==> flow/design.v (excerpt) <==
module mips(clk, rstb, mem_wr_data, mem_addr, mem_rd_data, mem_wr_ena, PC);
For scale: about 8400 cells after synthesis, about 1200 flip-flops.
Settings: LEC_CHECK=0, CAP_MARGIN=20, CELL_PAD_IN_SITES_DETAIL_PLACEMENT=2, CORE_ASPECT_RATIO=1.01, CORE_MARGIN=2, CORE_UTILIZATION=28, CTS_CLUSTER_SIZE=40, MAX_ROUTING_LAYER=met4, PLACE_DENSITY_LB_ADDON=0.27, SETUP_SLACK_MARGIN=2.11, SLEW_MARGIN=20, TNS_END_PERCENT=10; clock period 12.6 ns.
run.sh (not shown) runs the stock make flow with config.mk's settings and CLKGATE_MAP_FILE=.
Rerun with:
- CELL_PAD_IN_SITES_DETAIL_PLACEMENT: 2 -> unset
- CORE_ASPECT_RATIO: 1.01 -> unset
- CORE_UTILIZATION: 28 -> 66
- CTS_CLUSTER_SIZE: 40 -> unset
- MAX_ROUTING_LAYER: met4 -> unset
- PLACE_DENSITY_LB_ADDON: 0.27 -> unset
- SETUP_SLACK_MARGIN: 2.11 -> unset
- TNS_END_PERCENT: 10 -> unset
- clock period: 12.6 -> 10.5 ns (I/O delays scaled with it)
Effect: This time the run died in global routing, error GRT-0116. Die size fell by 57%. Synthesized cell count is unchanged. Synthesized area is unchanged.
Rerun with:
- CTS_CLUSTER_DIAMETER: unset -> 234
- SETUP_SLACK_MARGIN: unset -> 1.87
- TNS_END_PERCENT: unset -> 5
- clock period: 10.5 -> 12.3 ns (I/O delays scaled with it)
Outcome:
- The changed run ended with an error in global routing with ODB-0269
- die size stays the same
- synthesized area does not change
- synthesized cell count stays the same
Rerun with:
- CORE_UTILIZATION: 66 -> 72
- CTS_CLUSTER_DIAMETER: 234 -> unset
- PLACE_DENSITY: unset -> 0.65
- SETUP_SLACK_MARGIN: 1.87 -> unset
- TNS_END_PERCENT: 5 -> unset
- clock period: 12.3 -> 7.71 ns (I/O delays scaled with it)
Effect: The changed run ended with an error in global routing (GRT-0116); synthesized area stays the same; die size decreases by 8.2%; synthesized cell count does not change.
Rerun with:
- CORE_UTILIZATION: 72 -> 58
- PLACE_DENSITY: 0.65 -> unset
- SETUP_SLACK_MARGIN: unset -> 1.87
- TNS_END_PERCENT: unset -> 5
- clock period: 7.71 -> 7.19 ns (I/O delays scaled with it)
The new run finished but fails on setup timing.
Die area climbs by 24%.
Synthesized area is unchanged.
Synthesized cell count is unchanged.
Rerun with:
- CORE_UTILIZATION: 58 -> 57
- SETUP_SLACK_MARGIN: 1.87 -> 1.64
- TNS_END_PERCENT: 5 -> unset
- clock period: 7.19 -> 10.4 ns (I/O delays scaled with it)
=> The changed run completed, yet does not pass: setup timing; register-to-register slack is better by 3.4 ns; setup slack improved by 3.4 ns; hold slack improves by 0.026 ns; core utilization fell by 2.8 points; total power shrinks by 32%; first-iteration DRC count went down by 6.9%.

---

Setup of job 5107:
mips again, from the RTL that the note above started with.
Settings: LEC_CHECK=0, ABC_AREA=1, CAP_MARGIN=20, CORE_MARGIN=2, CORE_UTILIZATION=72, CTS_CLUSTER_SIZE=34, PLACE_DENSITY=0.65, SETUP_SLACK_MARGIN=1.4, SLEW_MARGIN=5; clock period 5.29 ns.
Stage in which a tool error killed job 5107: global routing.
[inputs] job 8525 vs job 5107
==> flow/config.mk <==
export PLATFORM = sky130hd
export DESIGN_NAME = mips
export DESIGN_NICKNAME = mips
export VERILOG_FILES = /design/flow/design.v
export SDC_FILE = /design/flow/constraint.sdc
export NUM_CORES = 4
export LEC_CHECK = 0
export CAP_MARGIN = 20
export CORE_MARGIN = 2
export CORE_UTILIZATION = 66
export CTS_CLUSTER_SIZE = 58
export PLACE_DENSITY = 0.6
export SLEW_MARGIN = 20
export TNS_END_PERCENT = 5
==> flow/constraint.sdc <==
create_clock -name core_clock -period 8.99 [get_ports {clk}]
set_input_delay 1.7980 -clock core_clock [delete_from_list [all_inputs] [get_ports {clk}]]
set_output_delay 1.7980 -clock core_clock [all_outputs]
set_load 0.01 [all_outputs]
- The flow ended early for job 8525: it failed with a tool error in global routing.
- Per the comparison of job 8525 with job 5107, total CTS buffers rose 3; cell area reported after detailed placement saw little to no change; number of distinct library cells after synthesis has increased.
Relative to job 8525, the following input files were edited for job 4763:
diff --git a/flow/config.mk b/flow/config.mk
--- a/flow/config.mk
+++ b/flow/config.mk
@@ -9,6 +9,6 @@
 export CORE_MARGIN = 2
 export CORE_UTILIZATION = 66
-export CTS_CLUSTER_SIZE = 58
+export CTS_CLUSTER_DIAMETER = 123
+export MAX_ROUTING_LAYER = met4
 export PLACE_DENSITY = 0.6
 export SLEW_MARGIN = 20
-export TNS_END_PERCENT = 5
### Flow results
- Status(job 4763) = ERROR, stage = global routing
- Job 4763 -> job 8525: synthesized area per cell delta 0, exact match
- Job 4763 ends up with a pre-CTS setup slack that is 0.43 ns higher than in job 8525.
- Job 8525 → job 4763: overall die height shows no meaningful change, share of synthesized registers carrying an async set or reset was more or less identical, number of clock sinks seen by CTS flat.
- Comparing job 4763 against job 8525, there is no change at all in flop and latch count out of synthesis.
- Number of instances in the placed design of job 8525 is on par with job 4763.
For job 9200, these inputs were changed with respect to job 4763:
diff --git a/flow/config.mk b/flow/config.mk
--- a/flow/config.mk
+++ b/flow/config.mk
@@ -8,7 +8,5 @@
 export CAP_MARGIN = 20
 export CORE_MARGIN = 2
-export CORE_UTILIZATION = 66
-export CTS_CLUSTER_DIAMETER = 123
-export MAX_ROUTING_LAYER = met4
+export CORE_UTILIZATION = 58
 export PLACE_DENSITY = 0.6
 export SLEW_MARGIN = 20
Notes after the runs:
Job 9200: all stages done; final checks FAILED (negative setup slack). Job 9200 vs job 4763 — total number of placement rows rose 9. Arithmetic-cell share of the synthesized area counting full adders, half adders and majority gates of job 4763 is on par with job 9200. Looking at TritonCTS buffer count, job 9200 sits about 7% below job 4763. Diff job 9200..job 4763 | post-synthesis sequential element count | unchanged.
For job 4754, these inputs were changed with respect to job 9200:
diff --git a/flow/config.mk b/flow/config.mk
--- a/flow/config.mk
+++ b/flow/config.mk
@@ -9,4 +9,5 @@
 export CORE_MARGIN = 2
 export CORE_UTILIZATION = 58
-export PLACE_DENSITY = 0.6
+export SETUP_SLACK_MARGIN = 1.64
 export SLEW_MARGIN = 20
+export TNS_END_PERCENT = 5
==> flow/constraint.sdc <==
create_clock -name core_clock -period 7.14 [get_ports {clk}]
set_input_delay 1.4280 -clock core_clock [delete_from_list [all_inputs] [get_ports {clk}]]
set_output_delay 1.4280 -clock core_clock [all_outputs]
set_load 0.01 [all_outputs]
--- outcome ---
From the logs: job 4754 reached the end of the flow and failed the layout checks with negative setup slack.
Job 4754 against job 9200: die outline width level; count of clock-buffer cells in the layout moved up; total number of cells along the worst setup path moved up; reported clock group power moved up; arrival time of the worst setup path moved down.
Between job 9200 and job 4754, share of the clock period used by the worst path after layout is lower for job 9200, job 4754 comes in above that.
Re number of sequential cells in the layout: no difference whatsoever between job 4754 and job 9200.
Looking at endpoint of the worst setup timing path, the PC[9]$_SDFFE_PN0P_ result is from job 4754; the PC[6]$_SDFFE_PN0P_ one comes from job 9200.
Power and IR drop assume default switching activity.
